## v50
// div_unit
module div_unit
(
    input  logic        clk,
    input  logic        rst,
    input  logic        issue,           
    input  logic [2:0]  funct3,          
    input  logic [6:0]  opcode,
    input  logic [4:0]  rd,
    input  logic [5:0]  pd,
    input  logic [2:0]  rob_idx,
    input  logic [31:0] pc,
    input  logic [31:0] ps1_value,
    input  logic [31:0] ps2_value,
    output logic        ready,           
    input  logic        cdb_dequeue,     
    output logic        res_valid,
    output logic [4:0]  res_rd,
    output logic [5:0]  res_pd,
    output logic [2:0]  res_rob_idx,
    output logic [31:0] res_value,
    output logic [31:0] res_rs1_value,
    output logic [31:0] res_rs2_value,
    output logic [31:0] res_pc,
    output logic [31:0] res_pc_next,
    output logic [6:0]  res_opcode
);
For scale: roughly 1700 cells after synthesis, ~310 I/O pins, ~0.017 mm2 of cells after synthesis.
clock: 4.12 ns
lec_check: 0
cap_margin: 5
core_margin: 2
core_utilization: 70
cts_cluster_diameter: 43
cts_cluster_size: 31
gpl_timing_driven: 1
place_density_lb_addon: 0.28
setup_slack_margin: 0.53
slew_margin: 20
tns_end_percent: 55
run.sh (not shown) runs the stock make flow with config.mk's settings and CLKGATE_MAP_FILE=.
v50: it failed with a tool error in 5_1_grt, so there are no final results.
## Diff of input files: v39 against v50
# v50
export LEC_CHECK = 0
export CAP_MARGIN = 5
export CORE_MARGIN = 2
export CORE_UTILIZATION = 70
export CTS_CLUSTER_DIAMETER = 43
export CTS_CLUSTER_SIZE = 31
export GPL_TIMING_DRIVEN = 1
export PLACE_DENSITY_LB_ADDON = 0.28
export SETUP_SLACK_MARGIN = 0.53
export SLEW_MARGIN = 20
export TNS_END_PERCENT = 55
create_clock -name core_clock -period 4.12 [get_ports {clk}]
# v39
export LEC_CHECK = 0
export CAP_MARGIN = 20
export CORE_MARGIN = 2
export CORE_UTILIZATION = 40
export PLACE_DENSITY = 0.6
export SLEW_MARGIN = 20
create_clock -name core_clock -period 5.38 [get_ports {clk}]
Notes after the runs:
v50 did not finish: a tool error stopped it during 5_1_grt. The final layout from v39, which completed every stage, passed the timing, design-rule and antenna checks at the end of the flow. Looking only at die area, and setting everything else aside, the lower value of v39 and v50 goes to v50. Diff v50 -> v39: synthesized cell count held steady, summed standard-cell area reported by yosys did not really move. Going from v50 to v39, the horizontal extent of the die was found to have gone up by 50 um.
Here is what was changed in the inputs of v55 compared with v39.
# v39
export LEC_CHECK = 0
export CAP_MARGIN = 20
export CORE_MARGIN = 2
export CORE_UTILIZATION = 40
export PLACE_DENSITY = 0.6
export SLEW_MARGIN = 20
create_clock -name core_clock -period 5.38 [get_ports {clk}]
# v55
export LEC_CHECK = 0
export ABC_AREA = 0
export CAP_MARGIN = 20
export CORE_MARGIN = 2
export CORE_UTILIZATION = 70
export CTS_CLUSTER_DIAMETER = 201
export CTS_CLUSTER_SIZE = 36
export HOLD_SLACK_MARGIN = -0.08
export SETUP_SLACK_MARGIN = 0.93
export SLEW_MARGIN = 20
create_clock -name core_clock -period 3.23 [get_ports {clk}]
==> comparison <==
The final layout from v39, which completed every stage, passed the timing, design-rule and antenna checks at the end of the flow.
In the summary table, v55 is marked failed, with error DPL-0038 raised in 5_1_grt.
Compared to v39, v55 was floorplanned on a smaller die.
Cell total in the yosys stat output: v39 vs v55 identical
Row count: higher on v39
The following lists how v56 was set up differently from v55:
# v55
export LEC_CHECK = 0
export ABC_AREA = 0
export CAP_MARGIN = 20
export CORE_MARGIN = 2
export CORE_UTILIZATION = 70
export CTS_CLUSTER_DIAMETER = 201
export CTS_CLUSTER_SIZE = 36
export HOLD_SLACK_MARGIN = -0.08
export SETUP_SLACK_MARGIN = 0.93
export SLEW_MARGIN = 20
create_clock -name core_clock -period 3.23 [get_ports {clk}]
# v56
export LEC_CHECK = 0
export ABC_AREA = 0
export CAP_MARGIN = 20
export CORE_ASPECT_RATIO = 0.5
export CORE_MARGIN = 2
export CORE_UTILIZATION = 72
export CTS_CLUSTER_DIAMETER = 374
export CTS_CLUSTER_SIZE = 95
export PLACE_DENSITY = 0.44
export SLEW_MARGIN = 20
export TNS_END_PERCENT = 10
create_clock -name core_clock -period 2.99 [get_ports {clk}]
Results
Status(v55) = ERROR, stage = 5_1_grt
v56 failed in 5_1_grt with GRT-0232.
Vertical extent of the die | v56 below v55
Per the comparison of v56 with v55, width of the chip went up by 61 um; total clock buffers created by CTS went down by 5; die outline area went down by 2.4%; post-CTS resize count went down by about 50%; proportion of register bits with asynchronous set or reset after synthesis was more or less identical.
On initial cell density of the core: between v55 and v56, it ends up higher for v56.
[compare] base=v55 new=v56: chip area line of the yosys report stayed essentially flat; number of synthesized flops with an enable pin stayed essentially flat.

* * *

== v6 ==
div_unit again, from the RTL that the note above started with.
Settings: LEC_CHECK=0, CAP_MARGIN=40, CORE_MARGIN=2, CORE_UTILIZATION=70, CTS_CLUSTER_SIZE=37, GPL_TIMING_DRIVEN=1, HOLD_SLACK_MARGIN=-0.09, PLACE_DENSITY=0.8, SETUP_SLACK_MARGIN=-0.35, SLEW_MARGIN=20, TNS_END_PERCENT=55; clock period 4.18 ns.
From the logs: v6 reached the end of the flow and failed the layout checks with negative setup slack.
## Diff of input files: v35 against v6
Settings: clearing HOLD_SLACK_MARGIN, which used to be -0.09; putting CTS_CLUSTER_DIAMETER at 43 where nothing was set; clearing PLACE_DENSITY, which used to be 0.8; swapping -0.35 for -0.02 in SETUP_SLACK_MARGIN; swapping 37 for 31 in CTS_CLUSTER_SIZE; putting PLACE_DENSITY_LB_ADDON at 0.28 where nothing was set; swapping 4.18 for 4.2 in the clock period (ns, I/O delays scaled along).
==> results <==
- v35: all stages done; final checks FAILED (negative setup slack).
- The via count reported for v35 is greater than that of v6 by 647.
- Compare v6 and v35 | final cell count without fillers lower: v6
- v35 ended with more worst endpoint required time than v6.
- Between v6 and v35, the portion of total power attributed to combinational logic is higher for v6.
Here is what was changed in the inputs of v36 compared with v35.
Settings: a deleted SETUP_SLACK_MARGIN that had been -0.02; a change of CAP_MARGIN from 40 to 20; a change of CORE_UTILIZATION from 70 to 21; an added PLACE_DENSITY of 0.6; a deleted TNS_END_PERCENT that had been 55; a deleted GPL_TIMING_DRIVEN that had been 1; a deleted CTS_CLUSTER_DIAMETER that had been 43; a deleted CTS_CLUSTER_SIZE that had been 31; a deleted PLACE_DENSITY_LB_ADDON that had been 0.28; a change of the clock period (ns, I/O delays scaled along) from 4.2 to 5.38.
[summary]
Having completed the whole flow, v36 delivered a layout that passed the timing, design-rule and antenna checks.
From v35 to v36 the numbers moved as follows: cell count listed in synth_stat.txt held steady, number of fill cells grew by 7,494, power after layout shrank by 2.4 mW, total of clock buffers placed in the layout grew by 3, sum of routed wire segments on met1 grew by 24%.
When v36 is set beside v35, its maximum net fanout on the critical path turns out to be 3 larger.
Note that the number of design-rule violations left by the first detailed-router iteration recorded for v35 amounts to 2.5 times the value seen in v36.
v36 reports its critical path capture point as res_value[31] while v35 reports res_value[24].
Per the comparison of v36 with v35, met1 track utilization from global routing shrank by 36 points, clock slew at the register clock pins of the worst setup and hold paths held steady, setup fix buffers added after clock tree synthesis shrank by 5, proportion of cell area spent on the clock network held steady.
[inputs] v44 vs v36
Settings: setting HOLD_SLACK_MARGIN to 0.29 for the first time; setting CTS_CLUSTER_SIZE to 37 for the first time; removing PLACE_DENSITY (formerly 0.6); changing CORE_UTILIZATION from 21 to 67; changing the clock period (ns, I/O delays scaled along) from 5.38 to 3.72.
Findings:
Although v44 finished all stages, its layout failed final checks on negative setup slack. Taking v36 as the reference, in v44 combinational power increased by 64% relative to the old numbers; met1 global-route usage went up by 31 points; logic gate share of total power grew by 4.5 points; clock power rose by about 23%; wire length after detailed routing has decreased. The capturing element of the worst setup path comes out res_value[26] in one run and res_value[31] in the other, namely in v44 and v36 respectively. A critical path startpoint of div.div_ip.r_reg[8]$_SDFFCE_PP0P_ is what v44 shows, while div.div_ip.r_reg[10]$_SDFFCE_PP0P_ belongs to v36.
Inputs modified between v44 and v28:
Settings: HOLD_SLACK_MARGIN removed (was 0.29); CTS_CLUSTER_SIZE removed (was 37); SETUP_SLACK_MARGIN newly set to -0.36; CAP_MARGIN changed from 20 to 10; CORE_UTILIZATION changed from 67 to 72; the clock period (ns, I/O delays scaled along) changed from 3.72 to 3.59.
### Flow results
Comparing v28 and v44, the higher die extent in y is on v44.
On v28: post-CTS setup buffer count is 4 lower than what v44 gave.
As far as total cell area reported by yosys after synthesis goes, v44 and v28 are indistinguishable; the numbers are identical.
Looking at v28 and v44, the instance tally after logic synthesis is a wash.
Taking v44 as the reference, in v28 total number of clock tree sinks did not really move, final weighted congestion of routability-driven global placement went up, die area went down, multiplexer share of the synthesized area did not really move.
The number of instances in the placed design of v44 and that of v28 are within noise of each other.
Flow for v28 halted at global routing, error code ODB-0269.
Power is estimated from default activity; no workload was simulated.
